[flow/design.v]
module cl_builder
#(
    parameter DATA_WIDTH = 32,
    parameter DATA_PER_CL = 16,
    parameter CL_WIDTH = 512,
    parameter EVICTION_POLICY = "ALL_ZEROS"  
)
(
    input logic clk,
    input logic reset,
    input logic evict,
    input logic data_wr,
    input logic [DATA_WIDTH - 1 : 0 ] data_in,
    output logic out_cl_valid,
    output logic [CL_WIDTH - 1 : 0 ] out_cl
);
    logic                       build_data_valid    [DATA_PER_CL];
    logic [DATA_WIDTH - 1 : 0 ] build_cl            [DATA_PER_CL];
    logic [DATA_PER_CL - 1 : 0][DATA_WIDTH - 1 : 0 ] out_cl_elements;
    logic build_cl_full;
    assign build_cl_full = build_data_valid[DATA_PER_CL-1];
    assign out_cl = out_cl_elements;
    always_ff @(posedge clk) begin
        out_cl_valid <= build_cl_full || evict;
        if (data_wr) begin
            build_cl[0]         <= data_in;
            build_data_valid[0] <= 1;
        end
        else if (build_cl_full || evict || reset) begin
            build_data_valid[0] <= 0;
        end
        for (int i = 1; i < DATA_PER_CL; i++) begin
            if (build_cl_full || evict || reset) begin
                build_data_valid[i] <= 0;
            end
            else if (data_wr) begin
                build_data_valid[i] <= build_data_valid[i-1];
            end
            if (data_wr) begin
                build_cl[i] <= build_cl[i-1];
            end
        end
        for (int i = 0; i < DATA_PER_CL; i++) begin
            if (build_data_valid[i]) begin
                out_cl_elements[i] <= build_cl[i];
            end
            else begin
                if (EVICTION_POLICY == "ALL_ZEROS") begin
                    out_cl_elements[i] <= '0;
                end
                else if (EVICTION_POLICY == "ALL_ONES") begin
                    out_cl_elements[i] <= '1;
                end
            end
        end
    end
endmodule
module cl_fifo
#(
    parameter DATA_WIDTH = 512,
    parameter DEPTH = 8,
    parameter COUNT_WIDTH = 3,
    parameter ALM_FULL_DIFF = 4
)
(
    input  logic                      clock,
    input  logic                      sclr,
    input  logic                      wrreq,
    input  logic                      rdreq,
    input  logic [DATA_WIDTH - 1 : 0] data,
    output logic                      empty,
    output logic                      full,
    output logic                      almost_full,
    output logic [DATA_WIDTH - 1 : 0] q
);
    localparam ALM_FULL_VALUE = DEPTH - ALM_FULL_DIFF;
    logic [DATA_WIDTH - 1 : 0] mem [DEPTH];
    logic [COUNT_WIDTH - 1 : 0] wr_ptr;
    logic [COUNT_WIDTH - 1 : 0] rd_ptr;
    logic [COUNT_WIDTH : 0]     count;
    logic do_wr;
    logic do_rd;
    assign empty       = (count == 0);
    assign full        = (count == DEPTH);
    assign almost_full = (count >= ALM_FULL_VALUE);
    assign q           = mem[rd_ptr];
    assign do_wr = wrreq && !full;
    assign do_rd = rdreq && !empty;
    always_ff @(posedge clock) begin
        if (do_wr) begin
            mem[wr_ptr] <= data;
        end
    end
    always_ff @(posedge clock) begin
        if (sclr) begin
            wr_ptr <= '0;
            rd_ptr <= '0;
            count  <= '0;
        end
        else begin
            if (do_wr) begin
                wr_ptr <= (wr_ptr == DEPTH - 1) ? '0 : wr_ptr + 1'b1;
            end
            if (do_rd) begin
                rd_ptr <= (rd_ptr == DEPTH - 1) ? '0 : rd_ptr + 1'b1;
            end
            count <= count + do_wr - do_rd;
        end
    end
endmodule
module buffered_cl_builder
#(
    parameter DATA_WIDTH = 32,
    parameter DATA_PER_CL = 16,
    parameter CL_WIDTH = 512,
    parameter EVICTION_POLICY = "ALL_ZEROS",  
    parameter BUFFER_DEPTH = 8,  
    parameter ALM_FULL_DIFF = 4  
)
(
    input logic clk,
    input logic reset,
    input logic evict,
    input logic data_wr,
    input logic [DATA_WIDTH - 1 : 0 ] data_in,
    input logic cl_rd,
    output logic alm_full,
    output logic out_cl_valid,
    output logic [CL_WIDTH - 1 : 0 ] out_cl
);
    logic clb_out_cl_valid;
    logic [CL_WIDTH - 1 : 0 ] clb_out_cl;
    logic                      fifo_wr_en;
    logic [CL_WIDTH - 1 : 0 ]  fifo_data_in;
    logic                      fifo_empty;
    logic                      fifo_full;
    logic                      fifo_alm_full;
    logic [CL_WIDTH - 1 : 0 ]  fifo_data_out;
    assign out_cl_valid = ~fifo_empty;
    assign out_cl       = fifo_data_out;
    assign alm_full     = fifo_alm_full;
    always_ff @(posedge clk) begin
        fifo_wr_en   <= clb_out_cl_valid;
        fifo_data_in <= clb_out_cl;
    end
    cl_builder #(
        .DATA_WIDTH(DATA_WIDTH),
        .DATA_PER_CL(DATA_PER_CL),
        .CL_WIDTH(CL_WIDTH),
        .EVICTION_POLICY(EVICTION_POLICY)
    ) cl_builder_internal_mod (
        .clk(clk),
        .reset(reset),
        .evict(evict),
        .data_wr(data_wr),
        .data_in(data_in),
        .out_cl_valid(clb_out_cl_valid),
        .out_cl(clb_out_cl)
    );
    cl_fifo #(
        .DATA_WIDTH(CL_WIDTH),
        .DEPTH(BUFFER_DEPTH),
        .COUNT_WIDTH($clog2(BUFFER_DEPTH)),
        .ALM_FULL_DIFF(ALM_FULL_DIFF)
    ) buffer_fifo_mod (
        .clock(clk),
        .sclr(reset),
        .wrreq(fifo_wr_en),
        .rdreq(cl_rd),
        .data(fifo_data_in),
        .empty(fifo_empty),
        .full(fifo_full),
        .almost_full(fifo_alm_full),
        .q(fifo_data_out)
    );
endmodule
[flow/run.sh]
#!/bin/bash
# the make line also repeats each setting of config.mk as NAME=value (left out here)
make -C /OpenROAD-flow-scripts/flow DESIGN_CONFIG=/design/flow/config.mk WORK_HOME=/design/flow/orfs CLKGATE_MAP_FILE= finish
[flow/config.mk]
export PLATFORM = sky130hd
export DESIGN_NAME = buffered_cl_builder
export DESIGN_NICKNAME = buffered_cl_builder
export VERILOG_FILES = /design/flow/design.v
export SDC_FILE = /design/flow/constraint.sdc
export NUM_CORES = 4
export LEC_CHECK = 0
export ABC_AREA = 0
export CAP_MARGIN = 20
export CELL_PAD_IN_SITES_DETAIL_PLACEMENT = 2
export CORE_MARGIN = 2
export CORE_UTILIZATION = 32
export CTS_CLUSTER_SIZE = 33
export GPL_TIMING_DRIVEN = 0
export MIN_ROUTING_LAYER = met2
export PLACE_DENSITY = 0.67
export SLEW_MARGIN = 20
export SYNTH_MEMORY_MAX_BITS = 8192
export TNS_END_PERCENT = 50
[flow/constraint.sdc]
create_clock -name core_clock -period 3.8 [get_ports {clk}]
set_input_delay 0.7600 -clock core_clock [delete_from_list [all_inputs] [get_ports {clk}]]
set_output_delay 0.7600 -clock core_clock [all_outputs]
set_load 0.01 [all_outputs]
==> impl_metrics.tcl, run 1 <==
# flow metrics
set metrics [dict create \
    netlist_area_sq_um 194000 \
    layout_worst_path_cycle_share 1.19 \
    regArea_sq_um 160000 \
    timing.critical_path.slowest_stage_cell "mux4_2" \
    synth.mux.area_fraction 0.150 \
    routed_wl_per_cell_microns 39.0 \
    hold_buffers 0 \
    overflow 0 \
    synth-edff-count 4608 \
    critical_path_fanout_max 10 \
    whs_endpoint "cl_builder_internal_mod.build_cl[5][1]" \
    r2r_slack_ns -0.67 \
    min_path_cells 1 \
    setup.worst_path.end_class "output port" \
    fp.dieH_microns 782 \
    power.combinational.fraction 0.183 \
    route.detailed.vias_per_inst 6.80 \
    cts-htree-levels 6 \
    min-delay-start "data_wr" \
    first_pass_grt_wire_length_microns 945000 \
    seq_power_share 0.431 \
    yosysWarningCount 5 \
    synth.avg_cell_area_sq_um 23.8 \
    fp.coreArea_sq_um 603000 \
    layout.cell_area.non_filler_sq_um 243000 \
    cellInternalPower_uw 117000 \
    final_worst_setup_slack_ns -0.705 \
    dpl.cell_count 17146 \
    initCoreUtil 0.322 \
    simple_gate_area_frac 0.0179 \
    cts_buffers 592 \
    synth_area_in_compound_gates 0.000342 \
    cts_buffer_depth 4 \
    synth-cells-yosys 8153 \
    detail_route.first_pass.iterations 10 \
    yosys.stat.chipArea_sq_um 194000 \
    tritoncts "done" \
    reg2regPathDepth 16 \
    grt_antenna_before_repair 1 \
    worst-path-stages 7 \
    synth.cellmix.xorXnorShare 0.0000452 \
    detail_route.drc_violations 0 \
    global_route.usage.total 0.331 \
    synth.top_cells.by_count "edfxtp_1 (4608), dfxtp_1 (1055), mux4_2 (1024)" \
    netlist_logic_family_top "multiplexers" \
    clock_sink_count 5663 \
    clock_tree.root_cell "clkbuf_16" \
    clockPowerShare 0.386 \
    irDropWorstVdd_uv 592 \
    synth.lib_cells_used.distinct 30 \
    critical_path.n_buffers_inverters 5 \
    worst-endpoint-arrival_ns 3.75 \
    dominant_register_cell "edfxtp_1" \
    dr_total_vias 126763 \
    power_leakage_uw 0.0806 \
    postSynthSeqShare 0.822 \
    clk_latency_ns 1.16 \
    r2r_start "buffer_fifo_mod.count[2]" \
    top_area_frac 0.714 \
    blocking_checks "setup timing" \
    detail-route-antenna-nets 0 \
    finClkSkew_ns 0.134 \
    netlist.top_cell.by_instances "edfxtp_1" \
    logic_area_sq_um 33600 \
    area_growth_synth_to_finish_pct 25.0 \
    max_cap_viol_count 0 \
    report.final.setup_viol 851 \
    ios 551 \
    detailed_placer_s_ending_hpwl_microns 435000 \
    holdWs_ns 0.117 \
    die_width_microns 782 \
    timing.critical_path.slowest_cell_delay_ns 0.57 \
    sw_frac_of_total 0.291 \
    synthAdderAreaFrac 0.000748 \
    routed-wl-met2_microns 363000 \
    largest_net_degree_at_the_start_of_global_routing 85 \
    min_delay_worst_type "in2reg" \
    synth-async-reset-ratio 0 \
    nFillCells 55111 \
    placementRows 285 \
    dr.max_layer_used "met5" \
    grt_setup_unrepaired "yes" \
    worst_endpoint_required_time_ns 3.04 \
    pwr.group.sequential_uw 71000 \
    drt-initial-drc-count 29399 \
    combinationalPower_uw 30100 \
    critical_register_to_register_path_endpoint "buffer_fifo_mod.mem[6][370]" \
    stdcell_count 18651 \
    grt_pass1_vias 148037 \
    final-hold-violation-count 0 \
    clock_network_power_consumption_uw 63400 \
    max_slew_margin 0.162 \
    placed_area_sq_um 216000 \
    timing.setup.critical_path_class "reg2out" \
    route.layer.met1.wl_microns 0 \
    worst_setup_sp_type "flop" \
    top_cells_by_area "edfxtp_1 (71%), mux4_2 (12%), dfxtp_1 (11%), mux2_2 (3.0%), and2_1 (1.7%)" \
    biggest_power_consumer_among_the_groups "registers" \
    met3WireLength_microns 282000 \
    port-buffer-count 550 \
    num-nets-final 9977 \
    path_cells "buf_12 -> buf_4 -> clkbuf_16 -> buf_8 -> mux4_2 -> mux2_2 -> clkdlybuf4s50_1" \
    gp_routability_congestion 0.836 \
    p_sw_uw 48000 \
    critical_path.top_delay_family "buffers and inverters" \
    max_slew.worst_pin.slew_ns 1.26 \
    cts.clk_slew.worst_paths_ns 0.09 \
    die-area_sq_um 612000 \
    slew_violations 0 \
    fmax_mhz 222 \
    detail_route.wirelength_microns 727000 \
    power_per_cell_area_nw_per_um2 679 \
    syn-num-nets 8201 \
    synth_area_leader_cell "edfxtp_1" \
    post_route_minimum_period_ns 4.51 \
    post_synth_inst_count 8153 \
    openroad.warnings 32 \
    synth_flop_count 5663 \
    worstSetupEndpoint "out_cl[91]" \
    outcome "failed layout checks" \
]
==> timing repair <==
action / 4_1_cts / 5_1_grt
hold endpoints to repair: 0 / 0
resized: 1439 / 744
buffers inserted: 100 / 112
cloned: 15 / 16
setup endpoints to repair: 1038 / 1238
pin swaps: 1 / 3
==> metal layers <==
layer | vias up | track usage
met5 | - | 0.140
met4 | 193 | 0.0863
met3 | 5627 | 0.400
met2 | 46145 | 0.412
met1 | 38055 | -
li1 | 36743 | -
==> per-stage QoR <==
stage / power, uW / util / worst slack (ns) / setup TNS [ns]
6_report: 165000 / 0.402 / -0.705 / -358.27
5_1_grt: 166000 / 0.401 / -0.745 / -390.14
2_1_floorplan: 82100 / - / -13.69 / -
3_3_place_gp: 91500 / 0.348 / -32.83 / -
3_5_place_dp: 97600 / 0.359 / -1.58 / -599.42
4_1_cts: 159000 / 0.398 / -0.786 / -484.85
==> cell type report <==
type                    count  share of cell area
clock inverters           226              0.0124
multi-input cells        2141               0.139
repair buffers           1187              0.0615
clock buffers             878              0.0701
diodes                    176             0.00182
plain buffers             334              0.0163
inverters                  10            0.000165
flip-flops and latches   5663               0.658
well taps                8036              0.0415
==> inputs of run 2 (changes only) <==
Settings changed: CORE_ASPECT_RATIO set to 0.54, CORE_UTILIZATION 32 to 56, CTS_CLUSTER_DIAMETER set to 352, CTS_CLUSTER_SIZE 33 to unset, GPL_ROUTABILITY_DRIVEN set to 0, GPL_TIMING_DRIVEN 0 to unset, MAX_ROUTING_LAYER set to met4, MIN_ROUTING_LAYER met2 to unset, PLACE_DENSITY 0.67 to unset, PLACE_DENSITY_LB_ADDON set to 0.07, SETUP_SLACK_MARGIN set to -0.49, SLEW_MARGIN 20 to 10, TNS_END_PERCENT 50 to unset.
Clock period 3.8 ns to 8.39 ns, I/O delays scaled along.
==> impl_metrics.tcl, run 2 <==
# collected from the flow reports
set metrics [dict create \
    outcome "aborted with a tool error" \
    failed_stage "3_5_place_dp" \
    run.stop_error "[ERROR DPL-0033] detailed placement checks failed during check placement." \
    synthAdderAreaFrac 0.000748 \
    top_area_frac 0.714 \
    netlist_logic_family_top "multiplexers" \
    synth.lib_cells_used.distinct 30 \
    netlist_area_sq_um 194000 \
    postSynthSeqShare 0.822 \
    top_cells_by_area "edfxtp_1 (71%), mux4_2 (12%), dfxtp_1 (11%), mux2_2 (3.0%), and2_1 (1.7%)" \
    syn-num-nets 8201 \
    post_synth_inst_count 8153 \
    synth_area_in_compound_gates 0.000342 \
    synth.avg_cell_area_sq_um 23.8 \
    dominant_register_cell "edfxtp_1" \
    synth_area_leader_cell "edfxtp_1" \
    die-area_sq_um 351000 \
    initCoreUtil 0.564 \
    synth.mux.area_fraction 0.150 \
    synth-async-reset-ratio 0 \
    synth_flop_count 5663 \
    netlist.top_cell.by_instances "edfxtp_1" \
    port-buffer-count 550 \
    synth-edff-count 4608 \
    synth-cells-yosys 8153 \
    simple_gate_area_frac 0.0179 \
    synth.top_cells.by_count "edfxtp_1 (4608), dfxtp_1 (1055), mux4_2 (1024)" \
    yosys.stat.chipArea_sq_um 194000 \
    yosysWarningCount 5 \
    ios 551 \
    fp.coreArea_sq_um 344000 \
    fp.dieH_microns 436 \
    synth.cellmix.xorXnorShare 0.0000452 \
    die_width_microns 805 \
    placementRows 158 \
]
-- run 2: through the flow --
step | setup WS [ns] | area [sq um] | power (uW) | hold slack (ns)
floorplan | -9.10 | 194000 | 37900 | 0.310
global placement | 3.13 | 205000 | 42400 | 0.310
==> inputs of run 3 (changes only) <==
Settings changed: ABC_AREA 0 to 1, CELL_PAD_IN_SITES_DETAIL_PLACEMENT 2 to unset, CORE_ASPECT_RATIO 0.54 to unset, CORE_UTILIZATION 56 to 72, CTS_CLUSTER_DIAMETER 352 to unset, CTS_CLUSTER_SIZE set to 68, GPL_ROUTABILITY_DRIVEN 0 to unset, MAX_ROUTING_LAYER met4 to unset, PLACE_DENSITY_LB_ADDON 0.07 to unset, SETUP_SLACK_MARGIN -0.49 to -0.14, SLEW_MARGIN 10 to 20.
Clock period 8.39 ns to 3.07 ns, I/O delays scaled along.
==> impl_metrics.tcl, run 3 <==
# flow metrics
set metrics [dict create \
    detail_route.first_pass.iterations 7 \
    drt-initial-drc-count 17280 \
    power_per_cell_area_nw_per_um2 849 \
    dr_total_vias 142615 \
    netlist.top_cell.by_instances "nand2_1" \
    nFillCells 15673 \
    critical_register_to_register_path_endpoint "buffer_fifo_mod.mem[1][55]" \
    max_slew.worst_pin.slew_ns 1.08 \
    dominant_register_cell "edfxtp_1" \
    whs_endpoint "cl_builder_internal_mod.build_cl[0][16]" \
    timing.setup.critical_path_class "reg2out" \
    fp.coreArea_sq_um 303000 \
    area_growth_synth_to_finish_pct 16.2 \
    syn-num-nets 20540 \
    outcome "failed layout checks" \
    timing.critical_path.slowest_cell_delay_ns 0.35 \
    min-delay-start "data_in[16]" \
    detail_route.drc_violations 0 \
    cts.clk_slew.worst_paths_ns 0.06 \
    netlist_logic_family_top "simple AND/OR/NAND/NOR gates" \
    min_delay_worst_type "in2reg" \
    final-hold-violation-count 0 \
    power.combinational.fraction 0.277 \
    synth-async-reset-ratio 0 \
    layout_worst_path_cycle_share 1.24 \
    overflow 0 \
    clock_sink_count 5663 \
    clock_network_power_consumption_uw 68100 \
    synth.lib_cells_used.distinct 23 \
    seq_power_share 0.409 \
    path_cells "buf_12 -> inv_16 -> buf_16 -> buf_16 -> clkbuf_16 -> nand2_1 -> nand3_1 -> nand2_1 -> nand2_1 -> nand2_1 -> dlygate4sd2_1" \
    initCoreUtil 0.724 \
    regArea_sq_um 160000 \
    max_slew_margin 0.279 \
    finClkSkew_ns 0.0417 \
    worst-path-stages 11 \
    cellInternalPower_uw 149000 \
    combinationalPower_uw 60000 \
    synth-edff-count 4608 \
    gp_routability_congestion 0.846 \
    tritoncts "done" \
    clockPowerShare 0.314 \
    cts_buffers 560 \
    logic_area_sq_um 38200 \
    synth_flop_count 5663 \
    synth_area_in_compound_gates 0.000502 \
    simple_gate_area_frac 0.171 \
    die-area_sq_um 309000 \
    clk_latency_ns 1.03 \
    placementRows 202 \
    critical_path.n_buffers_inverters 6 \
    reg2regPathDepth 7 \
    port-buffer-count 550 \
    totalPowerFinal_uw 217000 \
    critical_path_fanout_max 26 \
    critical_path.top_delay_family "buffers and inverters" \
    yosys.stat.chipArea_sq_um 219000 \
    detail_route.wirelength_microns 565000 \
    final_worst_setup_slack_ns -0.741 \
    blocking_checks "setup timing" \
    post_synth_inst_count 20492 \
    worst_endpoint_required_time_ns 2.46 \
    p_sw_uw 67500 \
    cts-htree-levels 6 \
    setup.worst_path.end_class "output port" \
    postSynthSeqShare 0.727 \
    top_area_frac 0.631 \
    slew_violations 0 \
    die_width_microns 556 \
    sw_frac_of_total 0.312 \
    clock_tree.root_cell "clkbuf_16" \
    routed_wl_per_cell_microns 21.9 \
    worst_setup_sp_type "flop" \
    first_pass_grt_wire_length_microns 831000 \
    synthAdderAreaFrac 0.000662 \
    synth.avg_cell_area_sq_um 10.7 \
    synth-cells-yosys 20492 \
    worstSetupEndpoint "out_cl[98]" \
    openroad.warnings 36 \
    report.final.setup_viol 514 \
    grt_setup_unrepaired "yes" \
    fmax_mhz 262 \
    worst-endpoint-arrival_ns 3.20 \
    pwr.group.sequential_uw 88500 \
    biggest_power_consumer_among_the_groups "registers" \
    grt_pass1_vias 138820 \
    detailed_placer_s_ending_hpwl_microns 318000 \
    power_leakage_uw 0.119 \
    timing.critical_path.slowest_stage_cell "dfxtp_4" \
    placed_area_sq_um 232000 \
    layout.cell_area.non_filler_sq_um 255000 \
    detail-route-antenna-nets 0 \
    post_route_minimum_period_ns 3.81 \
    num-nets-final 21412 \
    route.detailed.vias_per_inst 5.52 \
    yosysWarningCount 5 \
    synth.mux.area_fraction 0 \
    r2r_slack_ns 0.68 \
    synth_area_leader_cell "edfxtp_1" \
    max_cap_viol_count 0 \
    ios 551 \
    grt_antenna_before_repair 33 \
    global_route.usage.total 0.361 \
    largest_net_degree_at_the_start_of_global_routing 104 \
    top_cells_by_area "edfxtp_1 (63%), nand2_1 (12%), dfxtp_1 (9.6%), inv_1 (7.9%), nand3_1 (4.7%)" \
    cts_buffer_depth 4 \
    irDropWorstVdd_uv 663 \
    worst_path_most_repeated_cell "nand2_1" \
    r2r_start "buffer_fifo_mod.count[2]" \
    synth.cellmix.xorXnorShare 0.0000399 \
    netlist_area_sq_um 219000 \
    min_path_cells 1 \
    synth.top_cells.by_count "nand2_1 (7217), inv_1 (4629), edfxtp_1 (4608)" \
    fp.dieH_microns 556 \
]
==> run 3: per-layer routing <==
metal,share of wire,track usage,vias to the layer above
met5,0.00011,0,-
met4,0.058,0.194,10
met1,0.37,0.481,68032
met3,0.099,0.0545,1383
li1,-,-,65324
met2,0.48,0.583,7866
==> run 3: final cells by class <==
cell class              instances  area share
diodes                         18    0.000177
clock buffers                 848      0.0657
clock inverters               188     0.00634
inverters                    4632      0.0684
multi-input cells            9333       0.150
flip-flops and latches       5663       0.626
well taps                    3978      0.0195
repair buffers               1168      0.0637
repair inverters                6    0.000353
==> run 3: repair_timing <==
item,CTS,global route
buffers inserted,41,18
gates resized,381,266
hold buffers,1,0
pin swaps,12,4
endpoints found under the hold margin,2,0
endpoints found under the setup margin,512,513
cloned,55,25
==> run 3: metrics by stage <==
step,TNS [ns],setup slack (ns),cells,utilization,hold WS (ns)
after floorplan,-,-10.30,20492,-,0.310
after global placement,0,0.234,24641,0.767,0.310
after detailed placement,0,0.195,24641,0.767,0.312
after CTS,-332.06,-0.767,25774,0.836,0.0919
after global routing,-311.57,-0.798,25820,0.841,0.115
final,-266.84,-0.741,25834,0.841,0.138
==> inputs of run 4 (changes only) <==
Settings changed: CORE_UTILIZATION 72 to 70, CTS_CLUSTER_SIZE 68 to 14, SETUP_SLACK_MARGIN -0.14 to 0.13.
Clock period 3.07 ns to 3.31 ns, I/O delays scaled along.
==> impl_metrics.tcl, run 4 <==
# flow metrics
set metrics [dict create \
    outcome "failed layout checks" \
    blocking_checks "setup timing" \
    seq_power_share 0.392 \
    irDropWorstVdd_uv 631 \
    final_worst_setup_slack_ns -0.355 \
    syn-num-nets 20540 \
    simple_gate_area_frac 0.171 \
    synth.cellmix.xorXnorShare 0.0000399 \
    hold_buffers 0 \
    cts_buffers 561 \
    num-nets-final 21691 \
    detail_route.wirelength_microns 608000 \
    critical_register_to_register_path_endpoint "buffer_fifo_mod.mem[6][428]" \
    synth-edff-count 4608 \
    min_delay_worst_type "in2reg" \
    grt_setup_unrepaired "yes" \
    top_cells_by_area "edfxtp_1 (63%), nand2_1 (12%), dfxtp_1 (9.6%), inv_1 (7.9%), nand3_1 (4.7%)" \
    cts_buffer_depth 4 \
    report.final.setup_viol 507 \
    final-hold-violation-count 0 \
    timing.critical_path.slowest_cell_delay_ns 0.41 \
    grt_antenna_before_repair 24 \
    drt-initial-drc-count 18085 \
    synthAdderAreaFrac 0.000662 \
    worst_endpoint_required_time_ns 2.65 \
    die-area_sq_um 318000 \
    dr_total_vias 146780 \
    openroad.warnings 33 \
    max_slew.worst_pin.slew_ns 1.00 \
    min_path_cells 1 \
    die_width_microns 564 \
    worst-endpoint-arrival_ns 3.00 \
    netlist_area_sq_um 219000 \
    r2r_start "buffer_fifo_mod.count[2]" \
    synth.avg_cell_area_sq_um 10.7 \
    cts.clk_slew.worst_paths_ns 0.06 \
    detail-route-antenna-nets 0 \
    fp.coreArea_sq_um 312000 \
    worst_setup_sp_type "flop" \
    yosys.stat.chipArea_sq_um 219000 \
    top_area_frac 0.631 \
    synth-cells-yosys 20492 \
    detail_route.drc_violations 0 \
    timing.setup.critical_path_class "reg2out" \
    synth_area_in_compound_gates 0.000502 \
    synth_area_leader_cell "edfxtp_1" \
    biggest_power_consumer_among_the_groups "registers" \
    pwr.group.sequential_uw 82100 \
    cellInternalPower_uw 142000 \
    synth.top_cells.by_count "nand2_1 (7217), inv_1 (4629), edfxtp_1 (4608)" \
    power_per_cell_area_nw_per_um2 798 \
    tritoncts "done" \
    slew_violations 0 \
    worst-path-stages 10 \
    layout_worst_path_cycle_share 1.11 \
    worstSetupEndpoint "out_cl[331]" \
    global_route.usage.total 0.374 \
    detail_route.first_pass.iterations 8 \
    placed_area_sq_um 232000 \
    detailed_placer_s_ending_hpwl_microns 318000 \
    fmax_mhz 273 \
    initCoreUtil 0.703 \
    placement.setup.worst_slack_ns 0.283 \
    timing.critical_path.slowest_stage_cell "dfxtp_4" \
    min-delay-start "data_wr" \
    gp_routability_congestion 0.839 \
    synth.mux.area_fraction 0 \
    holdWs_ns 0.111 \
    netlist.top_cell.by_instances "nand2_1" \
    synth_flop_count 5663 \
    yosysWarningCount 5 \
    postSynthSeqShare 0.727 \
    layout.cell_area.non_filler_sq_um 263000 \
    p_sw_uw 67700 \
    clock_sink_count 5663 \
    power.combinational.fraction 0.305 \
    first_pass_grt_wire_length_microns 875000 \
    worst_path_most_repeated_cell "nand2_1" \
    routed_wl_per_cell_microns 23.1 \
    post_route_minimum_period_ns 3.66 \
    critical_path_fanout_max 17 \
    grt_pass1_vias 142151 \
    critical_path.n_buffers_inverters 5 \
    overflow 0 \
    clock_network_power_consumption_uw 63400 \
    route.detailed.vias_per_inst 5.59 \
    path_cells "buf_12 -> buf_16 -> buf_16 -> buf_12 -> nand2_1 -> nand3_1 -> nand2_1 -> nand2_1 -> nand2_1 -> dlygate4sd2_1" \
    whs_endpoint "cl_builder_internal_mod.build_cl[5][24]" \
    clk_latency_ns 1.04 \
    dominant_register_cell "edfxtp_1" \
    setup.worst_path.end_class "output port" \
    critical_path.top_delay_family "buffers and inverters" \
    clock_tree.root_cell "clkbuf_16" \
    synth.lib_cells_used.distinct 23 \
    reg2regPathDepth 8 \
    cts-htree-levels 6 \
    clockPowerShare 0.303 \
    placementRows 205 \
    post_synth_inst_count 20492 \
    synth-async-reset-ratio 0 \
    r2r_slack_ns 0.90 \
    ios 551 \
    max_slew_margin 0.332 \
    largest_net_degree_at_the_start_of_global_routing 99 \
    max_cap_viol_count 0 \
    port-buffer-count 550 \
    netlist_logic_family_top "simple AND/OR/NAND/NOR gates" \
    sw_frac_of_total 0.323 \
    nFillCells 15935 \
    totalPowerFinal_uw 209000 \
    area_growth_synth_to_finish_pct 19.8 \
    finClkSkew_ns 0.0311 \
    combinationalPower_uw 64000 \
    fp.dieH_microns 564 \
    power_leakage_uw 0.122 \
]
==> run 4: layout make-up <==
class	instances	area (sq um)	area share
antenna	13	32.5	0.000124
clock buffer	814	16100	0.0613
clock inverter	227	2230	0.00850
inverter	4632	17400	0.0664
multi-input combinational	9333	40800	0.155
sequential	5663	160000	0.607
tap	4140	5180	0.0197
timing repair buffer	1442	21200	0.0807
timing repair inverter	10	174	0.000662
==> run 4: metrics by stage <==
stage | instances | util | setup TNS (ns)
CTS | 26116 | 0.829 | -141.22
detailed placement | 24743 | 0.743 | 0
global route | 26267 | 0.842 | -121.60
floorplan | 20492 | - | -
finish | 26274 | 0.842 | -85.87
global placement | 24743 | 0.743 | 0
==> run 4: layer usage <==
layer,track usage,wire (microns)
met4,0.210,38900
met1,0.491,217000
met3,0.0597,62800
met2,0.604,289000
met5,0,65
==> run 4: repair_timing <==
| item | 4_1_cts | 5_1_grt |
|---|---|---|
| setup endpoints to repair | 514 | 514 |
| buffers inserted | 167 | 87 |
| endpoints found under the hold margin | 0 | 0 |
| gates cloned | 166 | 63 |
| resized | 1532 | 1352 |
| pin swaps | 92 | 382 |
==> inputs of run 5 (changes only) <==
Settings changed: CELL_PAD_IN_SITES_DETAIL_PLACEMENT set to 0, CELL_PAD_IN_SITES_GLOBAL_PLACEMENT set to 0, CORE_UTILIZATION 70 to 72, CTS_CLUSTER_SIZE 14 to unset, MAX_ROUTING_LAYER set to met5, MIN_ROUTING_LAYER set to met1, SETUP_SLACK_MARGIN 0.13 to -0.2, TNS_END_PERCENT set to 65.
Clock period 3.31 ns to 3.22 ns, I/O delays scaled along.
==> impl_metrics.tcl, run 5 <==
# flow metrics
set metrics [dict create \
    critical_path_fanout_max 11 \
    synth.avg_cell_area_sq_um 10.7 \
    power_leakage_uw 0.120 \
    r2r_start "buffer_fifo_mod.count[2]" \
    stdcell_count 25867 \
    max_cap_viol_count 0 \
    cts-htree-levels 6 \
    timing.critical_path.slowest_stage_cell "clkdlybuf4s50_1" \
    synth.cellmix.xorXnorShare 0.0000399 \
    port-buffer-count 550 \
    clk_latency_ns 1.03 \
    cts_buffer_depth 4 \
    cts_buffers 552 \
    simple_gate_area_frac 0.171 \
    die_width_microns 556 \
    area_growth_synth_to_finish_pct 17.0 \
    critical_path.n_buffers_inverters 6 \
    detail_route.first_pass.iterations 6 \
    power.combinational.fraction 0.280 \
    placement.setup.worst_slack_ns 0.287 \
    timing.critical_path.slowest_cell_delay_ns 0.57 \
    r2r_slack_ns 0.61 \
    postSynthSeqShare 0.727 \
    clock_sink_count 5663 \
    report.final.setup_viol 513 \
    synth-cells-yosys 20492 \
    power_per_cell_area_nw_per_um2 814 \
    post_synth_inst_count 20492 \
    synthAdderAreaFrac 0.000662 \
    grt_pass1_vias 137717 \
    max_slew.worst_pin.slew_ns 0.976 \
    timing.setup.critical_path_class "reg2out" \
    detail_route.wirelength_microns 578000 \
    synth_area_in_compound_gates 0.000502 \
    sw_frac_of_total 0.314 \
    netlist_area_sq_um 219000 \
    irDropWorstVdd_uv 741 \
    clockPowerShare 0.316 \
    setup.worst_path.end_class "output port" \
    nFillCells 15172 \
    num-nets-final 21453 \
    combinationalPower_uw 58400 \
    layout.cell_area.non_filler_sq_um 256000 \
    post_route_minimum_period_ns 3.87 \
    dominant_register_cell "edfxtp_1" \
    worst_setup_sp_type "flop" \
    reg2regPathDepth 7 \
    detail-route-antenna-nets 0 \
    clock_network_power_consumption_uw 65900 \
    yosys.stat.chipArea_sq_um 219000 \
    min_delay_worst_type "in2reg" \
    fp.dieH_microns 556 \
    ios 551 \
    slew_violations 0 \
    layout_worst_path_cycle_share 1.20 \
    synth.top_cells.by_count "nand2_1 (7217), inv_1 (4629), edfxtp_1 (4608)" \
    worst_path_most_repeated_cell "nand2_1" \
    grt_antenna_before_repair 27 \
    fp.coreArea_sq_um 303000 \
    synth-edff-count 4608 \
    placed_area_sq_um 232000 \
    finClkSkew_ns 0.0318 \
    netlist_logic_family_top "simple AND/OR/NAND/NOR gates" \
    syn-num-nets 20540 \
    placementRows 202 \
    first_pass_grt_wire_length_microns 824000 \
    route.detailed.vias_per_inst 5.55 \
    path_cells "buf_8 -> buf_16 -> clkinv_16 -> buf_12 -> clkbuf_16 -> nand3_1 -> nand2_1 -> nand2_1 -> nand2_1 -> clkdlybuf4s50_1" \
    yosysWarningCount 5 \
    dpl.cell_count 24619 \
    seq_power_share 0.404 \
    cellInternalPower_uw 143000 \
    whs_endpoint "cl_builder_internal_mod.build_cl[0][8]" \
    final_worst_setup_slack_ns -0.645 \
    p_sw_uw 65500 \
    routed_wl_per_cell_microns 22.3 \
    regArea_sq_um 160000 \
    detailed_placer_s_ending_hpwl_microns 315000 \
    pwr.group.sequential_uw 84400 \
    die-area_sq_um 309000 \
    detail_route.drc_violations 0 \
    netlist.top_cell.by_instances "nand2_1" \
    biggest_power_consumer_among_the_groups "registers" \
    top_cells_by_area "edfxtp_1 (63%), nand2_1 (12%), dfxtp_1 (9.6%), inv_1 (7.9%), nand3_1 (4.7%)" \
    largest_net_degree_at_the_start_of_global_routing 92 \
    outcome "failed layout checks" \
    final_core_util 0.846 \
    worstSetupEndpoint "out_cl[6]" \
    worst-path-stages 10 \
    critical_path.top_delay_family "buffers and inverters" \
    cts.clk_slew.worst_paths_ns 0.06 \
    global_route.usage.total 0.359 \
    worst_endpoint_required_time_ns 2.58 \
    blocking_checks "setup timing" \
    logic_area_sq_um 38600 \
    synth_area_leader_cell "edfxtp_1" \
    top_area_frac 0.631 \
    synth.mux.area_fraction 0 \
    dr_total_vias 143487 \
    initCoreUtil 0.724 \
    synth-async-reset-ratio 0 \
    tritoncts "done" \
    final-hold-violation-count 0 \
    clock_tree.root_cell "clkbuf_16" \
    worst-endpoint-arrival_ns 3.22 \
    max_slew_margin 0.348 \
    gp_routability_congestion 0.848 \
    synth.lib_cells_used.distinct 23 \
    critical_register_to_register_path_endpoint "buffer_fifo_mod.mem[6][489]" \
    min_path_cells 1 \
    grt_setup_unrepaired "yes" \
    drt-initial-drc-count 17377 \
    openroad.warnings 35 \
    synth_flop_count 5663 \
    min-delay-start "data_in[8]" \
    overflow 0 \
    fmax_mhz 259 \
]
-- run 5: through the flow --
step	setup TNS, ns	total power [uW]	hold WS [ns]
6_report	-181.19	209000	0.172
5_1_grt	-226.81	215000	0.145
4_1_cts	-313.29	205000	0.115
3_5_place_dp	0	137000	0.312
3_3_place_gp	0	137000	0.310
2_1_floorplan	-	112000	0.310
-- run 5: final cells by class --
class / count / area share
Antenna cell: 17 / 0.000166
Clock inverter: 218 / 0.00952
Timing Repair inverter: 10 / 0.000722
Multi-Input combinational cell: 9333 / 0.150
Clock buffer: 803 / 0.0631
Sequential cell: 5663 / 0.622
Inverter: 4632 / 0.0680
Tap cell: 3978 / 0.0194
Timing Repair Buffer: 1213 / 0.0667
-- run 5: repair_timing --
action / CTS / global route
resized: 205 / 754
hold buffers: 0 / 0
pin swaps: 9 / 50
endpoints found under the setup margin: 508 / 507
gates cloned: 38 / 88
buffers inserted: 22 / 62
-- run 5: metal layers --
metal,up-vias,global-route usage,part of all wire
met2,8066,0.579,0.47
met3,1488,0.0604,0.11
li1,65444,-,-
met1,68479,0.473,0.36
met5,-,0,0.00012
met4,10,0.191,0.059
==> inputs of run 6 (changes only) <==
Settings changed: ABC_AREA 1 to unset, CELL_PAD_IN_SITES_DETAIL_PLACEMENT 0 to unset, CELL_PAD_IN_SITES_GLOBAL_PLACEMENT 0 to unset, CORE_UTILIZATION 72 to 68, CTS_CLUSTER_DIAMETER set to 29, CTS_CLUSTER_SIZE set to 21, MAX_ROUTING_LAYER met5 to unset, MIN_ROUTING_LAYER met1 to unset, SETUP_SLACK_MARGIN -0.2 to unset, TNS_END_PERCENT 65 to unset.
Clock period 3.22 ns to 3.92 ns, I/O delays scaled along.
==> impl_metrics.tcl, run 6 <==
# flow metrics
set metrics [dict create \
    outcome "failed layout checks" \
    blocking_checks "setup timing" \
    setup.worst_path.end_class "output port" \
    overflow 0 \
    synth.top_cells.by_count "edfxtp_1 (4608), dfxtp_1 (1055), mux4_2 (1024)" \
    power_leakage_uw 0.0836 \
    worst_setup_sp_type "flop" \
    max_cap_viol_count 0 \
    global_route.usage.total 0.312 \
    synth.avg_cell_area_sq_um 23.8 \
    cts.clk_slew.worst_paths_ns 0.05 \
    worst_path_most_repeated_cell "buf_12" \
    detail_route.drc_violations 0 \
    r2r_start "buffer_fifo_mod.count[2]" \
    dpl.cell_count 12382 \
    die_width_microns 538 \
    critical_path.n_buffers_inverters 5 \
    critical_path.top_delay_family "buffers and inverters" \
    min_delay_worst_type "in2reg" \
    synth_area_in_compound_gates 0.000342 \
    logic_area_sq_um 33200 \
    timing.critical_path.slowest_stage_cell "mux4_2" \
    biggest_power_consumer_among_the_groups "the clock network" \
    openroad.warnings 39 \
    placed_area_sq_um 206000 \
    placement.setup.worst_slack_ns 0.452 \
    finClkSkew_ns 0.0697 \
    post_route_minimum_period_ns 4.34 \
    cts-htree-levels 6 \
    area_growth_synth_to_finish_pct 24.2 \
    yosysWarningCount 5 \
    synth_flop_count 5663 \
    max_slew.worst_pin.slew_ns 0.934 \
    postSynthSeqShare 0.822 \
    port-buffer-count 550 \
    worst_endpoint_required_time_ns 3.14 \
    setup-tns-final_ns -69.89 \
    cts_buffers 817 \
    sw_frac_of_total 0.248 \
    clockPowerShare 0.451 \
    route.detailed.vias_per_inst 6.29 \
    synth.cellmix.xorXnorShare 0.0000452 \
    timing.setup.critical_path_class "reg2out" \
    ios 551 \
    seq_power_share 0.406 \
    layout.cell_area.non_filler_sq_um 241000 \
    gp_routability_congestion 0.776 \
    largest_net_degree_at_the_start_of_global_routing 105 \
    layout_worst_path_cycle_share 1.11 \
    final-hold-violation-count 0 \
    cts_buffer_depth 4 \
    whs_endpoint "cl_builder_internal_mod.build_cl[4][14]" \
    min-delay-start "data_wr" \
    grt_pass1_vias 92649 \
    critical_register_to_register_path_endpoint "buffer_fifo_mod.mem[5][296]" \
    nFillCells 11453 \
    first_pass_grt_wire_length_microns 645000 \
    clock_tree.root_cell "clkbuf_16" \
    fmax_mhz 230 \
    grt_setup_unrepaired "yes" \
    fp.coreArea_sq_um 284000 \
    regArea_sq_um 160000 \
    fp.dieH_microns 538 \
    worstSetupEndpoint "out_cl[362]" \
    power.combinational.fraction 0.143 \
    worst-endpoint-arrival_ns 3.56 \
    netlist_area_sq_um 194000 \
    critical_path_fanout_max 14 \
    synth_area_leader_cell "edfxtp_1" \
    synthAdderAreaFrac 0.000748 \
    syn-num-nets 8201 \
    synth.mux.area_fraction 0.150 \
    post_synth_inst_count 8153 \
    simple_gate_area_frac 0.0179 \
    irDropWorstVdd_uv 587 \
    min_path_cells 1 \
    die-area_sq_um 289000 \
    synth-edff-count 4608 \
    path_cells "buf_12 -> buf_16 -> clkbuf_16 -> buf_12 -> mux4_2 -> mux2_2 -> clkdlybuf4s50_1" \
    yosys.stat.chipArea_sq_um 194000 \
    top_area_frac 0.714 \
    netlist.top_cell.by_instances "edfxtp_1" \
    grt_antenna_before_repair 28 \
    worst-path-stages 7 \
    initCoreUtil 0.682 \
    tritoncts "done" \
    r2r_slack_ns 1.02 \
    max_slew_margin 0.377 \
    pwr.group.sequential_uw 68200 \
    report.final.setup_viol 411 \
    routed_wl_per_cell_microns 32.5 \
    final_core_util 0.847 \
    timing.critical_path.slowest_cell_delay_ns 0.51 \
    detail-route-antenna-nets 0 \
    cellInternalPower_uw 126000 \
    detailed_placer_s_ending_hpwl_microns 234000 \
    stdcell_count 14257 \
    clock_sink_count 5663 \
    dominant_register_cell "edfxtp_1" \
    synth-async-reset-ratio 0 \
    detail_route.wirelength_microns 463000 \
    drt-initial-drc-count 9191 \
    detail_route.first_pass.iterations 6 \
    num-nets-final 9793 \
    synth-cells-yosys 8153 \
    synth.lib_cells_used.distinct 30 \
    combinationalPower_uw 24100 \
    netlist_logic_family_top "multiplexers" \
    clk_latency_ns 1.09 \
    final_worst_setup_slack_ns -0.421 \
    clock_network_power_consumption_uw 75700 \
    placementRows 196 \
    reg2regPathDepth 7 \
    top_cells_by_area "edfxtp_1 (71%), mux4_2 (12%), dfxtp_1 (11%), mux2_2 (3.0%), and2_1 (1.7%)" \
    slew_violations 0 \
    dr_total_vias 89631 \
    p_sw_uw 41600 \
    power_per_cell_area_nw_per_um2 697 \
]
==> run 6: area by class of cell <==
type                            count  area share
Inverter                           10    0.000156
Multi-Input combinational cell   2141       0.138
Sequential cell                  5663       0.662
Timing Repair Buffer             1112      0.0594
Tap cell                         3762      0.0195
Clock inverter                    591      0.0298
Clock buffer                      964      0.0907
Antenna cell                       14    0.000145
==> run 6: what timing repair did <==
| item | in CTS | in global routing |
|---|---|---|
| gates resized | 319 | 696 |
| gates cloned | 31 | 46 |
| hold buffers | 0 | 0 |
| setup buffers | 56 | 181 |
| endpoints found under the setup margin | 512 | 508 |
==> run 6: stage by stage <==
stage / hold WS [ns] / power, uW
floorplan: 0.310 / 79700
global placement: 0.310 / 90800
detailed placement: 0.312 / 91000
CTS: 0.131 / 167000
global route: 0.176 / 172000
finish: 0.231 / 168000
==> run 6: per-layer routing <==
metal  vias up  track usage  wire, microns
met5         -            0             11
met4         2        0.112          17200
met3       726       0.0535          37900
met2      4365        0.514         235000
met1     47806        0.431         173000
li1      36732            -              -
==> inputs of run 7 (changes only) <==
Settings changed: ABC_AREA set to 1, CAP_MARGIN 20 to 40, CORE_ASPECT_RATIO set to 0.5, CORE_UTILIZATION 68 to 72, CTS_CLUSTER_DIAMETER 29 to 355, CTS_CLUSTER_SIZE 21 to 15, PLACE_DENSITY_LB_ADDON set to 0.07, SETUP_SLACK_MARGIN set to 0.73, TNS_END_PERCENT set to 5.
Clock period 3.92 ns to 2.99 ns, I/O delays scaled along.
==> impl_metrics.tcl, run 7 <==
# flow metrics
set metrics [dict create \
    outcome "failed layout checks" \
    blocking_checks "setup timing" \
    slew_violations 0 \
    final-hold-violation-count 0 \
    min_delay_worst_type "in2reg" \
    clk_latency_ns 0.98 \
    min_path_cells 1 \
    fp.coreArea_sq_um 303000 \
    openroad.warnings 31 \
    dr_total_vias 143408 \
    clock_tree.root_cell "clkbuf_16" \
    p_sw_uw 66100 \
    post_synth_inst_count 20492 \
    tritoncts "done" \
    route.detailed.vias_per_inst 5.57 \
    post_route_minimum_period_ns 3.77 \
    netlist_logic_family_top "simple AND/OR/NAND/NOR gates" \
    netlist.top_cell.by_instances "nand2_1" \
    timing.critical_path.slowest_cell_delay_ns 0.57 \
    synth-cells-yosys 20492 \
    detail_route.wirelength_microns 565000 \
    overflow 0 \
    synth.cellmix.xorXnorShare 0.0000399 \
    cts.clk_slew.worst_paths_ns 0.07 \
    placement.setup.worst_slack_ns 0.107 \
    setup.worst_path.end_class "output port" \
    max_slew.worst_pin.slew_ns 0.866 \
    max_cap_viol_count 0 \
    cts_buffers 419 \
    die-area_sq_um 309000 \
    worst_path_most_repeated_cell "nand2_1" \
    cts-htree-levels 5 \
    routed_wl_per_cell_microns 22.0 \
    cts_buffer_depth 4 \
    biggest_power_consumer_among_the_groups "registers" \
    seq_power_share 0.441 \
    synth_area_in_compound_gates 0.000502 \
    worst-path-stages 8 \
    first_pass_grt_wire_length_microns 823000 \
    path_cells "buf_12 -> buf_4 -> buf_12 -> nand3_1 -> nand2_1 -> nand2_1 -> nand2_1 -> clkdlybuf4s50_1" \
    clock_network_power_consumption_uw 53300 \
    power_leakage_uw 0.117 \
    layout.cell_area.non_filler_sq_um 250000 \
    whs_endpoint "cl_builder_internal_mod.build_cl[2][19]" \
    detailed_placer_s_ending_hpwl_microns 325000 \
    synth.avg_cell_area_sq_um 10.7 \
    timing.critical_path.slowest_stage_cell "clkdlybuf4s50_1" \
    setup-tns-final_ns -266.98 \
    critical_path_fanout_max 47 \
    worstSetupEndpoint "out_cl[207]" \
    synth_area_leader_cell "edfxtp_1" \
    finClkSkew_ns 0.0409 \
    critical_register_to_register_path_endpoint "buffer_fifo_mod.mem[0][347]" \
    report.final.setup_viol 513 \
    fp.dieH_microns 394 \
    clockPowerShare 0.259 \
    irDropWorstVdd_uv 642 \
    initCoreUtil 0.723 \
    power_per_cell_area_nw_per_um2 822 \
    num-nets-final 21351 \
    critical_path.top_delay_family "buffers and inverters" \
    simple_gate_area_frac 0.171 \
    placed_area_sq_um 233000 \
    combinationalPower_uw 61700 \
    yosysWarningCount 5 \
    sw_frac_of_total 0.321 \
    global_route.usage.total 0.355 \
    die_width_microns 784 \
    synth.lib_cells_used.distinct 23 \
    pwr.group.sequential_uw 90900 \
    worst-endpoint-arrival_ns 3.17 \
    grt_pass1_vias 140714 \
    grt_setup_unrepaired "yes" \
    min-delay-start "data_wr" \
    critical_path.n_buffers_inverters 4 \
    max_slew_margin 0.422 \
    r2r_start "buffer_fifo_mod.count[2]" \
    detail_route.drc_violations 0 \
    layout_worst_path_cycle_share 1.26 \
    cellInternalPower_uw 140000 \
    drt-initial-drc-count 16712 \
    worst_setup_sp_type "flop" \
    largest_net_degree_at_the_start_of_global_routing 83 \
    synth.top_cells.by_count "nand2_1 (7217), inv_1 (4629), edfxtp_1 (4608)" \
    netlist_area_sq_um 219000 \
    top_area_frac 0.631 \
    synthAdderAreaFrac 0.000662 \
    top_cells_by_area "edfxtp_1 (63%), nand2_1 (12%), dfxtp_1 (9.6%), inv_1 (7.9%), nand3_1 (4.7%)" \
    reg2regPathDepth 7 \
    worst_endpoint_required_time_ns 2.39 \
    r2r_slack_ns 0.54 \
    grt_antenna_before_repair 31 \
    dominant_register_cell "edfxtp_1" \
    port-buffer-count 550 \
    ios 551 \
    power.combinational.fraction 0.300 \
    synth-async-reset-ratio 0 \
    timing.setup.critical_path_class "reg2out" \
    placementRows 143 \
    detail_route.first_pass.iterations 9 \
    synth-edff-count 4608 \
    postSynthSeqShare 0.727 \
    area_growth_synth_to_finish_pct 14.2 \
    clock_sink_count 5663 \
    fmax_mhz 266 \
    final_worst_setup_slack_ns -0.776 \
    detail-route-antenna-nets 0 \
    syn-num-nets 20540 \
    synth_flop_count 5663 \
    synth.mux.area_fraction 0 \
    yosys.stat.chipArea_sq_um 219000 \
    gp_routability_congestion 0.844 \
]
[run 7: per-stage QoR]
step / power, uW / hold WS [ns] / utilization / instances
floorplan: 121000 / 0.310 / - / 20492
global placement: 146000 / 0.310 / 0.768 / 24749
detailed placement: 148000 / 0.312 / 0.768 / 24752
CTS: 203000 / 0.105 / 0.817 / 25629
global route: 213000 / 0.122 / 0.825 / 25723
finish: 206000 / 0.134 / 0.826 / 25740
[run 7: per-layer routing]
layer,vias up,GRT usage,wire length [microns]
met4,16,0.205,36500
li1,65099,-,-
met3,1630,0.0538,59000
met2,8224,0.570,267000
met5,-,0,99
met1,68439,0.473,203000
[run 7: final cells by class]
type	instances	area (sq um)
diodes	19	47.5
clock buffers	766	12000
clock inverters	13	129
fillers	15915	52900
inverters	4632	17400
multi-input cells	9333	38300
flip-flops and latches	5663	160000
well taps	4060	5080
repair buffers	1252	17800
repair inverters	2	32.5
[run 7: timing repair]
action,CTS,global route
gates resized,304,426
pin swaps,8,25
setup buffers,49,45
hold buffers,0,0
setup endpoints to repair,1593,2714
cloned,49,45
==> inputs of run 8 (changes only) <==
Settings changed: ABC_AREA 1 to unset, CAP_MARGIN 40 to 30, CELL_PAD_IN_SITES_GLOBAL_PLACEMENT set to 2, CORE_ASPECT_RATIO 0.5 to unset, CORE_MARGIN 2 to 6, CORE_UTILIZATION 72 to 50, CTS_CLUSTER_DIAMETER 355 to unset, CTS_CLUSTER_SIZE 15 to 21, GPL_ROUTABILITY_DRIVEN set to 0, HOLD_SLACK_MARGIN set to 0.01, PLACE_DENSITY_LB_ADDON 0.07 to 0.02, SETUP_SLACK_MARGIN 0.73 to unset, TNS_END_PERCENT 5 to unset.
Clock period 2.99 ns to 6.0 ns, I/O delays scaled along.
==> impl_metrics.tcl, run 8 <==
# flow metrics
set metrics [dict create \
    outcome "timing/DRC/antenna clean" \
    synth_area_in_compound_gates 0.000342 \
    grt_util_met3 0.0327 \
    synth-async-reset-ratio 0 \
    top_cells_by_area "edfxtp_1 (71%), mux4_2 (12%), dfxtp_1 (11%), mux2_2 (3.0%), and2_1 (1.7%)" \
    syn-num-nets 8201 \
    detail_route.wirelength_microns 441000 \
    layout_worst_path_cycle_share 0.871 \
    worst-endpoint-arrival_ns 4.03 \
    critical_path_fanout_max 13 \
    synth-cells-yosys 8153 \
    post_cts.resized_instances 0 \
    cts-htree-levels 6 \
    totalPowerFinal_uw 94500 \
    critical_register_to_register_path_endpoint "buffer_fifo_mod.mem[5][266]" \
    largest_net_degree_at_the_start_of_global_routing 110 \
    clockPowerShare 0.378 \
    max_slew_margin 0.300 \
    clock_tree.root_cell "clkbuf_16" \
    port-buffer-count 550 \
    netlist_area_sq_um 194000 \
    biggest_power_consumer_among_the_groups "registers" \
    drt-initial-drc-count 6322 \
    power_per_cell_area_nw_per_um2 417 \
    irDropWorstVdd_uv 288 \
    combinationalPower_uw 14300 \
    area_growth_synth_to_finish_pct 16.9 \
    grt_setup_unrepaired "no" \
    num-nets-final 9222 \
    synth_area_leader_cell "edfxtp_1" \
    timing.setup.critical_path_class "reg2out" \
    worst_endpoint_required_time_ns 4.80 \
    route.detailed.vias_per_inst 5.53 \
    synth.mux.area_fraction 0.150 \
    yosys.stat.chipArea_sq_um 194000 \
    detailed_placer_s_ending_hpwl_microns 251000 \
    fp.dieH_microns 635 \
    min_path_cells 0 \
    routed_wl_per_cell_microns 29.7 \
    sw_frac_of_total 0.234 \
    cts_buffers 582 \
    simple_gate_area_frac 0.0179 \
    timing.critical_path.slowest_cell_delay_ns 0.67 \
    power_leakage_uw 0.0731 \
    seq_power_share 0.470 \
    detail-route-antenna-nets 0 \
    synth.top_cells.by_count "edfxtp_1 (4608), dfxtp_1 (1055), mux4_2 (1024)" \
    detail_route.drc_violations 0 \
    report.final.setup_viol 0 \
    post_route_minimum_period_ns 5.23 \
    clock_sink_count 5663 \
    cts_buffer_depth 4 \
    gr_met1_demand_resource 0.296 \
    clk_latency_ns 1.01 \
    synth_flop_count 5663 \
    initCoreUtil 0.503 \
    synth.avg_cell_area_sq_um 23.8 \
    max_slew.worst_pin.slew_ns 1.05 \
    overflow 0 \
    grt_pass1_vias 86983 \
    synth.lib_cells_used.distinct 30 \
    path_cells "buf_12 -> buf_12 -> buf_12 -> buf_4 -> mux4_2 -> mux2_2 -> clkdlybuf4s50_1" \
    worst-path-stages 7 \
    netlist.top_cell.by_instances "edfxtp_1" \
    critical_path.top_delay_family "buffers and inverters" \
    netlist_logic_family_top "multiplexers" \
    dominant_register_cell "edfxtp_1" \
    cts.clk_slew.worst_paths_ns 0.06 \
    r2r_start "buffer_fifo_mod.count[2]" \
    top_area_frac 0.714 \
    worst_path_most_repeated_cell "buf_12" \
    global_route.usage.total 0.218 \
    tritoncts "done" \
    r2r_slack_ns 2.81 \
    reg2regPathDepth 6 \
    grt_antenna_before_repair 29 \
    pwr.group.sequential_uw 44500 \
    die-area_sq_um 403000 \
    grt.met2_usage 0.373 \
    yosysWarningCount 5 \
    slew_violations 0 \
    hold_buffers 0 \
    synth-edff-count 4608 \
    critical_path.n_buffers_inverters 5 \
    fp.coreArea_sq_um 386000 \
    ios 551 \
    grt-busiest-layer "met2" \
    detail_route.first_pass.iterations 5 \
    worstSetupEndpoint "out_cl[351]" \
    timing.critical_path.slowest_stage_cell "clkdlybuf4s50_1" \
    die_width_microns 635 \
    max_cap_viol_count 0 \
    fmax_mhz 191 \
    min_delay_worst_type "reg2reg" \
    first_pass_grt_wire_length_microns 633000 \
    min-delay-start "cl_builder_internal_mod.out_cl_elements[422]" \
    placementRows 228 \
    setup.worst_path.end_class "output port" \
    post_cts_buffers 0 \
    cellInternalPower_uw 72400 \
    synth.cellmix.xorXnorShare 0.0000452 \
    setup-tns-final_ns 0 \
    postSynthSeqShare 0.822 \
    clock_network_power_consumption_uw 35700 \
    openroad.warnings 41 \
    power.combinational.fraction 0.152 \
    dr_total_vias 82149 \
    finClkSkew_ns 0.0264 \
    post_synth_inst_count 8153 \
    p_sw_uw 22100 \
    whs_endpoint "fifo_data_in[422]" \
    worst_setup_sp_type "flop" \
    synthAdderAreaFrac 0.000748 \
    final-hold-violation-count 0 \
]
run 8: stage by stage:
step	std cells	worst slack, ns	hold WS, ns	cell area, sq um	util
5_1_grt	14840	0.496	0.318	227000	0.588
4_1_cts	14837	0.582	0.308	227000	0.588
3_3_place_gp	13760	1.50	0.310	207000	0.538
2_1_floorplan	8153	-11.49	0.310	194000	-
6_report	14848	0.775	0.309	227000	0.588
3_5_place_dp	13764	1.72	0.312	208000	0.538
run 8: cell type report:
| type | count | area, sq um |
|---|---|---|
| antenna | 10 | 25.0 |
| clock buffer | 899 | 17500 |
| clock inverter | 174 | 1700 |
| fill | 27516 | 159000 |
| inverter | 10 | 37.5 |
| multi-input combinational | 2141 | 32800 |
| sequential | 5663 | 160000 |
| tap | 5175 | 6470 |
| timing repair buffer | 776 | 8740 |
run 8: per-layer routing:
metal	up-vias	wire, microns
met1	44425	183000
li1	35232	-
met2	1864	225000
met3	628	19900
met4	0	13300
met5	-	0
==> inputs of run 9 (changes only) <==
Settings changed: CAP_MARGIN 30 to 20, CELL_PAD_IN_SITES_GLOBAL_PLACEMENT 2 to unset, CORE_MARGIN 6 to 2, CORE_UTILIZATION 50 to 70, CTS_CLUSTER_SIZE 21 to 14, GPL_ROUTABILITY_DRIVEN 0 to unset, HOLD_SLACK_MARGIN 0.01 to unset, PLACE_DENSITY_LB_ADDON 0.02 to unset, SETUP_SLACK_MARGIN set to 1.01.
Clock period 6.0 ns to 4.32 ns, I/O delays scaled along.
==> impl_metrics.tcl, run 9 <==
# flow metrics
set metrics [dict create \
    nFillCells 12016 \
    critical_path.n_buffers_inverters 5 \
    post_route_minimum_period_ns 4.31 \
    setup-tns-final_ns 0 \
    initCoreUtil 0.703 \
    detail_route.drc_violations 0 \
    grt_antenna_before_repair 25 \
    biggest_power_consumer_among_the_groups "registers" \
    netlist.top_cell.by_instances "edfxtp_1" \
    power.combinational.fraction 0.163 \
    drt-initial-drc-count 8788 \
    simple_gate_area_frac 0.0179 \
    cts_buffers 550 \
    min_delay_worst_type "reg2reg" \
    synth-edff-count 4608 \
    routed_wl_per_cell_microns 31.9 \
    synth.lib_cells_used.distinct 30 \
    dominant_register_cell "edfxtp_1" \
    top_area_frac 0.714 \
    combinationalPower_uw 21300 \
    synth.top_cells.by_count "edfxtp_1 (4608), dfxtp_1 (1055), mux4_2 (1024)" \
    report.final.setup_viol 0 \
    grt_setup_unrepaired "yes" \
    worst_path_most_repeated_cell "clkbuf_16" \
    openroad.warnings 43 \
    clk_latency_ns 1.02 \
    totalPowerFinal_uw 131000 \
    clockPowerShare 0.366 \
    route.detailed.vias_per_inst 6.33 \
    ios 551 \
    detailed_placer_s_ending_hpwl_microns 226000 \
    die-area_sq_um 281000 \
    max_slew.worst_pin.slew_ns 1.08 \
    seq_power_share 0.471 \
    detail_route.first_pass.iterations 6 \
    postSynthSeqShare 0.822 \
    largest_net_degree_at_the_start_of_global_routing 123 \
    cts-htree-levels 6 \
    worstSetupEndpoint "out_cl[150]" \
    syn-num-nets 8201 \
    dpl.cell_count 12266 \
    overflow 0 \
    netlist_logic_family_top "multiplexers" \
    clock_sink_count 5663 \
    synthAdderAreaFrac 0.000748 \
    final-hold-violation-count 0 \
    max_slew_margin 0.282 \
    worst-path-stages 7 \
    finClkSkew_ns 0.0450 \
    critical_path.top_delay_family "buffers and inverters" \
    logic_area_sq_um 33100 \
    synth_area_in_compound_gates 0.000342 \
    synth_flop_count 5663 \
    num-nets-final 9407 \
    synth_area_leader_cell "edfxtp_1" \
    whs_endpoint "fifo_data_in[257]" \
    power_per_cell_area_nw_per_um2 574 \
    area_growth_synth_to_finish_pct 17.8 \
    yosysWarningCount 5 \
    clock_network_power_consumption_uw 48000 \
    critical_register_to_register_path_endpoint "buffer_fifo_mod.mem[5][47]" \
    die_width_microns 530 \
    placed_area_sq_um 206000 \
    gp_routability_congestion 0.767 \
    clock_tree.root_cell "clkbuf_16" \
    timing.critical_path.slowest_stage_cell "mux4_2" \
    global_route.usage.total 0.305 \
    min_path_cells 0 \
    holdWs_ns 0.313 \
    irDropWorstVdd_uv 613 \
    timing.critical_path.slowest_cell_delay_ns 0.53 \
    worst-endpoint-arrival_ns 3.45 \
    critical_path_fanout_max 11 \
    yosys.stat.chipArea_sq_um 194000 \
    layout.cell_area.non_filler_sq_um 228000 \
    power_leakage_uw 0.0770 \
    port-buffer-count 550 \
    cellInternalPower_uw 100000 \
    placementRows 193 \
    synth.mux.area_fraction 0.150 \
    top_cells_by_area "edfxtp_1 (71%), mux4_2 (12%), dfxtp_1 (11%), mux2_2 (3.0%), and2_1 (1.7%)" \
    first_pass_grt_wire_length_microns 611000 \
    setup.worst_path.end_class "output port" \
    r2r_start "buffer_fifo_mod.count[2]" \
    min-delay-start "cl_builder_internal_mod.out_cl_elements[257]" \
    path_cells "buf_4 -> clkbuf_16 -> buf_16 -> clkbuf_16 -> mux4_2 -> mux2_2 -> clkdlybuf4s50_1" \
    fp.coreArea_sq_um 276000 \
    synth.cellmix.xorXnorShare 0.0000452 \
    p_sw_uw 30900 \
    post_synth_inst_count 8153 \
    detail-route-antenna-nets 0 \
    slew_violations 0 \
    reg2regPathDepth 7 \
    worst_setup_sp_type "flop" \
    stdcell_count 13536 \
    fp.dieH_microns 530 \
    layout_worst_path_cycle_share 0.998 \
    outcome "timing/DRC/antenna clean" \
    synth-async-reset-ratio 0 \
    timing.setup.critical_path_class "reg2out" \
    max_cap_viol_count 0 \
    synth.avg_cell_area_sq_um 23.8 \
    r2r_slack_ns 1.43 \
    detail_route.wirelength_microns 432000 \
    dr_total_vias 85730 \
    regArea_sq_um 160000 \
    tritoncts "done" \
    pwr.group.sequential_uw 61800 \
    cts.clk_slew.worst_paths_ns 0.06 \
    sw_frac_of_total 0.236 \
    grt_pass1_vias 87681 \
    cts_buffer_depth 4 \
    netlist_area_sq_um 194000 \
    fmax_mhz 232 \
    synth-cells-yosys 8153 \
    worst_endpoint_required_time_ns 3.46 \
]
[run 9: timing repair]
| action | CTS | global route |
|---|---|---|
| hold endpoints to repair | 0 | 0 |
| endpoints found under the setup margin | 514 | 514 |
| hold buffers | 0 | 0 |
| gates resized | 451 | 424 |
| cloned | 41 | 31 |
| setup buffers | 82 | 92 |
| pin swaps | 0 | 0 |
[run 9: layer usage]
metal,global-route usage,up-vias,share of wire
li1,-,35614,-
met1,0.429,45776,0.38
met2,0.500,3739,0.51
met3,0.0549,597,0.084
met4,0.0933,4,0.032
met5,0,-,0.000058
[run 9: cell type report]
cell class	instances	area share
diodes	10	0.000110
clock buffers	834	0.0718
clock inverters	180	0.00811
inverters	10	0.000164
multi-input cells	2141	0.145
flip-flops and latches	5663	0.698
well taps	3705	0.0203
repair buffers	993	0.0562
[run 9: metrics by stage]
| step | worst slack (ns) | utilization |
|---|---|---|
| after detailed placement | 0.752 | 0.745 |
| final | 0.00869 | 0.827 |
| after global placement | 0.766 | 0.745 |
| after floorplan | -13.17 | - |
| after global routing | -0.0746 | 0.827 |
| after CTS | -0.119 | 0.819 |
==> inputs of run 10 (changes only) <==
Settings changed: CORE_UTILIZATION 70 to 71, CTS_CLUSTER_DIAMETER set to 324, CTS_CLUSTER_SIZE 14 to 21, SETUP_SLACK_MARGIN 1.01 to unset.
Clock period 4.32 ns to 3.93 ns, I/O delays scaled along.
==> impl_metrics.tcl, run 10 <==
# flow metrics
set metrics [dict create \
    syn-num-nets 8201 \
    path_cells "buf_12 -> buf_16 -> buf_16 -> buf_12 -> buf_8 -> buf_16 -> buf_6 -> mux4_2 -> mux2_4 -> buf_6" \
    setup.worst_path.end_class "output port" \
    placed_area_sq_um 206000 \
    top_cells_by_area "edfxtp_1 (71%), mux4_2 (12%), dfxtp_1 (11%), mux2_2 (3.0%), and2_1 (1.7%)" \
    port-buffer-count 550 \
    combinationalPower_uw 24300 \
    detailed_placer_s_ending_hpwl_microns 233000 \
    cts_buffer_depth 4 \
    synth.top_cells.by_count "edfxtp_1 (4608), dfxtp_1 (1055), mux4_2 (1024)" \
    detail-route-antenna-nets 0 \
    worst_setup_sp_type "flop" \
    synth.mux.area_fraction 0.150 \
    global_route.usage.total 0.308 \
    timing.critical_path.slowest_stage_cell "mux4_2" \
    placementRows 191 \
    detail_route.drc_violations 0 \
    whs_endpoint "cl_builder_internal_mod.build_cl[7][9]" \
    min_delay_worst_type "in2reg" \
    max_slew.worst_pin.slew_ns 0.931 \
    initCoreUtil 0.715 \
    critical_path.top_delay_family "buffers and inverters" \
    worst-path-stages 10 \
    area_growth_synth_to_finish_pct 14.0 \
    synthAdderAreaFrac 0.000748 \
    power_leakage_uw 0.0726 \
    die-area_sq_um 277000 \
    dr_total_vias 84672 \
    openroad.warnings 36 \
    cellInternalPower_uw 94900 \
    final-hold-violation-count 0 \
    min_path_cells 1 \
    synth_area_in_compound_gates 0.000342 \
    power_per_cell_area_nw_per_um2 568 \
    min-delay-start "data_wr" \
    post_synth_inst_count 8153 \
    timing.setup.critical_path_class "reg2out" \
    slew_violations 0 \
    r2r_slack_ns 1.03 \
    clock_tree.root_cell "clkbuf_16" \
    clockPowerShare 0.266 \
    critical_path_fanout_max 8 \
    reg2regPathDepth 7 \
    worst_endpoint_required_time_ns 3.14 \
    ios 551 \
    cts.clk_slew.worst_paths_ns 0.09 \
    max_cap_viol_count 0 \
    routed_wl_per_cell_microns 32.3 \
    pwr.group.sequential_uw 67800 \
    biggest_power_consumer_among_the_groups "registers" \
    synth.cellmix.xorXnorShare 0.0000452 \
    p_sw_uw 30600 \
    power.combinational.fraction 0.194 \
    r2r_start "buffer_fifo_mod.count[2]" \
    synth.lib_cells_used.distinct 30 \
    top_area_frac 0.714 \
    clock_sink_count 5663 \
    grt_pass1_vias 85514 \
    netlist_area_sq_um 194000 \
    layout.cell_area.non_filler_sq_um 221000 \
    largest_net_degree_at_the_start_of_global_routing 105 \
    critical_register_to_register_path_endpoint "buffer_fifo_mod.mem[3][73]" \
    overflow 0 \
    dominant_register_cell "edfxtp_1" \
    seq_power_share 0.540 \
    max_slew_margin 0.379 \
    synth-edff-count 4608 \
    final_worst_setup_slack_ns -0.0690 \
    netlist.top_cell.by_instances "edfxtp_1" \
    fmax_mhz 250 \
    irDropWorstVdd_uv 515 \
    simple_gate_area_frac 0.0179 \
    fp.dieH_microns 527 \
    worstSetupEndpoint "out_cl[499]" \
    drt-initial-drc-count 9470 \
    layout_worst_path_cycle_share 1.02 \
    cts_buffers 307 \
    clock_network_power_consumption_uw 33400 \
    grt_setup_unrepaired "yes" \
    clk_latency_ns 0.93 \
    die_width_microns 527 \
    num-nets-final 9334 \
    synth.avg_cell_area_sq_um 23.8 \
    detail_route.first_pass.iterations 5 \
    route.detailed.vias_per_inst 6.46 \
    sw_frac_of_total 0.244 \
    report.final.setup_viol 28 \
    postSynthSeqShare 0.822 \
    timing.critical_path.slowest_cell_delay_ns 0.50 \
    cts-htree-levels 5 \
    worst_path_most_repeated_cell "buf_16" \
    worst-endpoint-arrival_ns 3.21 \
    fp.coreArea_sq_um 271000 \
    first_pass_grt_wire_length_microns 608000 \
    post_route_minimum_period_ns 4.00 \
    gp_routability_congestion 0.778 \
    blocking_checks "setup timing" \
    synth_flop_count 5663 \
    tritoncts "done" \
    synth-cells-yosys 8153 \
    yosys.stat.chipArea_sq_um 194000 \
    hold_buffers 0 \
    finClkSkew_ns 0.0344 \
    grt_antenna_before_repair 18 \
    netlist_logic_family_top "multiplexers" \
    placement.setup.worst_slack_ns 0.523 \
    yosysWarningCount 5 \
    synth_area_leader_cell "edfxtp_1" \
    totalPowerFinal_uw 125000 \
    critical_path.n_buffers_inverters 8 \
    detail_route.wirelength_microns 423000 \
    outcome "failed layout checks" \
    synth-async-reset-ratio 0 \
]
run 10: routing by layer:
layer / wire (microns) / global-route usage / share of wire / up-vias
li1: - / - / - / 35187
met1: 162000 / 0.444 / 0.38 / 45358
met2: 213000 / 0.505 / 0.50 / 3595
met3: 35500 / 0.0460 / 0.084 / 532
met4: 13000 / 0.0874 / 0.031 / 0
met5: 0 / 0 / 0 / -
run 10: area by class of cell:
class                      instances  area [sq um]
tap                             3570          4470
sequential                      5663        160000
clock inverter                     7          68.8
antenna                            9          22.5
fill                           12304         50200
inverter                          10          37.5
multi-input combinational       2141         33700
clock buffer                     547          8860
timing repair buffer            1163         14500
run 10: timing repair:
action,in CTS,in global routing
gates cloned,82,10
setup endpoints to repair,511,275
gates resized,1705,377
endpoints found under the hold margin,0,0
setup buffers,225,100
run 10: per-stage QoR:
stage	cells	hold WS [ns]	utilization	setup TNS, ns
2_1_floorplan	8153	0.310	-	-
3_3_place_gp	12155	0.310	0.758	0
4_1_cts	13015	0.263	0.811	-19.11
6_report	13110	0.319	0.815	-0.669
3_5_place_dp	12155	0.312	0.758	0
5_1_grt	13106	0.295	0.815	-4.01
No activity file was given, so power comes from the tool's default toggle rates.
